## v41
## alu_top
module alu_top (
    input clk,
    input [15:0] a,
    input [15:0] b,
    input [5:0] alufn,
    input fail,
    output reg z,
    output reg v,
    output reg n,
    output reg [15:0] out
  );
clock: 80.0 ns
lec_check: 0
abc_area: 1
cap_margin: 20
cell_pad_in_sites_global_placement: 2
core_aspect_ratio: 0.6
core_margin: 2
core_utilization: 65
cts_cluster_size: 98
gpl_timing_driven: 0
max_routing_layer: met4
min_routing_layer: met2
slew_margin: 15
tns_end_percent: 25
run.sh (not shown) runs the stock make flow with config.mk's settings and CLKGATE_MAP_FILE=.
global placement without I/O (3_1_place_gp_skip_io): v41 exited with error
Inputs modified between v41 and v21:
- MAX_ROUTING_LAYER no longer set, was met4
- CTS_CLUSTER_SIZE no longer set, was 98
- SLEW_MARGIN now 20, was 15
- CORE_ASPECT_RATIO now 1.91, was 0.6
- MIN_ROUTING_LAYER no longer set, was met2
- CELL_PAD_IN_SITES_GLOBAL_PLACEMENT no longer set, was 2
==> results <==
v21 did not run to completion, as it errored out during global routing (5_1_grt). Chip area from the yosys synthesis statistics: v21 vs v41 identical. What v41 reported for number of core rows has to be multiplied by 1.8 to get the figure for v21. The lower effective utilization at floorplan came out of v41. v41 → v21: cell count after synthesis neither gained nor lost much; number of distinct library cell variants in the gate-level netlist after synthesis neither gained nor lost much; count of flip-flops with a built-in enable after synthesis saw little to no change. Relative to v41, core region area has decreased by 400 sq um in v21. The horizontal extent of the die in v41 is 1.8 times that in v21.
> inputs changed (v21 -> v37)
- an added MAX_ROUTING_LAYER of met4
- a deleted CORE_ASPECT_RATIO that had been 1.91
- a deleted TNS_END_PERCENT that had been 25
- a change of CORE_UTILIZATION from 65 to 61
- an added CTS_CLUSTER_SIZE of 77
- an added SETUP_SLACK_MARGIN of 5.0
- a deleted GPL_TIMING_DRIVEN that had been 0
- a deleted ABC_AREA that had been 1
[summary]
- v37 finished end to end and its layout was clean on timing, DRC and antenna.
- Starting utilization of the core area in v37 is 4.1 points lower than in v21
- Lower fraction of the mapped netlist area in compound gates among v21 and v37: v21
- Relative to v21, the number of setup buffers added after CTS measured on v37 has decreased by more than half.
- The fraction of the mapped netlist area in adder cells reported for v37 is smaller than that of v21 by 0.92 points.
- v21 fits on a die that is smaller than the die of v37.
- Relative to v21, chip area estimate from yosys synthesis has increased by 3.2% in v37.
- v37 vs v21 — placed instance area climbed by a few percent
- Per the comparison of v37 with v21, synthesized cell count down 673; area of the placeable core up 10%; cell count in the Yosys report down 673; mux contribution to synthesized area up 2.7 points.
For v51, these inputs were changed with respect to v37:
- setting MIN_ROUTING_LAYER to met2 for the first time
- setting TNS_END_PERCENT to 75 for the first time
- setting PLACE_DENSITY_LB_ADDON to 0.15 for the first time
- setting GPL_TIMING_DRIVEN to 0 for the first time
- setting GPL_ROUTABILITY_DRIVEN to 0 for the first time
- setting CELL_PAD_IN_SITES_GLOBAL_PLACEMENT to 0 for the first time
==> results <==
As the logs show, v51 stopped at global routing (5_1_grt) after a tool error, so it never reached the end of the flow. v51 against v37: synthesized instance count closely matched the old numbers; count of pins on the block boundary closely matched the old numbers; async set-or-reset flop fraction in the synthesized netlist held steady; post-CTS resize count higher; CTS sink count now sits at about the same level. Reported for v37 and v51, floorplan core density turned out identical to the last digit. When v51 is set beside v37, its post-placement setup slack turns out to be 14840 ps smaller. Re post-detailed-placement half-perimeter wirelength: v51 is 5.5% down on v37. Taking v37 as the reference, in v51 total clock buffers created by CTS comparable, simple-gate area share of the yosys netlist comparable.

* * *

Starting RTL as in the previous note.
// alu_top
module alu_top (
    input clk,
    input [15:0] a,
    input [15:0] b,
    input [5:0] alufn,
    input fail,
    output reg z,
    output reg v,
    output reg n,
    output reg [15:0] out
  );
  reg [15:0] a_q;
  reg [15:0] b_q;
  reg [5:0] alufn_q;
  reg fail_q;
  wire alu_z;
  wire alu_v;
  wire alu_n;
  wire [15:0] alu_out;
  alu_13 alu (
    .a(a_q),
    .b(b_q),
    .alufn(alufn_q),
    .fail(fail_q),
    .z(alu_z),
    .v(alu_v),
    .n(alu_n),
    .out(alu_out)
  );
  always @(posedge clk) begin
    a_q <= a;
    b_q <= b;
    alufn_q <= alufn;
    fail_q <= fail;
    z <= alu_z;
    v <= alu_v;
    n <= alu_n;
    out <= alu_out;
  end
endmodule
Settings: LEC_CHECK=0, CAP_MARGIN=30, CELL_PAD_IN_SITES_GLOBAL_PLACEMENT=1, CORE_ASPECT_RATIO=0.5, CORE_MARGIN=10, CORE_UTILIZATION=53, CTS_CLUSTER_DIAMETER=382, CTS_CLUSTER_SIZE=100, PLACE_DENSITY_LB_ADDON=0.28, SLEW_MARGIN=5; clock period 80.0 ns.
Edit:
Settings changed: ABC_AREA set to 1, CAP_MARGIN 30 to 20, CELL_PAD_IN_SITES_GLOBAL_PLACEMENT 1 to unset, CORE_ASPECT_RATIO 0.5 to unset, CORE_MARGIN 10 to 2, CORE_UTILIZATION 53 to 40, CTS_CLUSTER_DIAMETER 382 to unset, CTS_CLUSTER_SIZE 100 to unset, GPL_TIMING_DRIVEN set to 0, HOLD_SLACK_MARGIN set to 0.03, PLACE_DENSITY_LB_ADDON 0.28 to unset, SLEW_MARGIN 5 to 20.
Outcome: Worst hold slack is worse by 0.016 ns. Worst setup slack improved by 0.35 ns. Non-clock buffer count came out higher by 345. Via count drops by a few percent. Cell count goes up by about a fifth. Synthesized cell count went up by roughly a tenth. Clock skew decreases by 0.0066 ns. Area after synthesis is lower by a few percent. Sequential share of layout area went down by 0.21 points. Wire length drops by a little under a tenth.
Edit:
Settings changed: ABC_AREA 1 to unset, CORE_UTILIZATION 40 to 65, GPL_TIMING_DRIVEN 0 to unset, HOLD_SLACK_MARGIN 0.03 to unset.
Clock period 80.0 ns to 65.3 ns, I/O delays scaled along.
Result: The changed run ended with an error in 4_1_cts; area after synthesis is higher by 3.2%; die area is lower by 36%; synthesized cell count is lower by 10%.
Edit:
Settings changed: CORE_UTILIZATION 65 to 70.
Clock period 65.3 ns to 20.6 ns, I/O delays scaled along.
With this change the flow ended with an error in 3_5_place_dp. Die area is lower by 7.0%. Synthesized area stays the same. Synthesized cell count is unchanged.
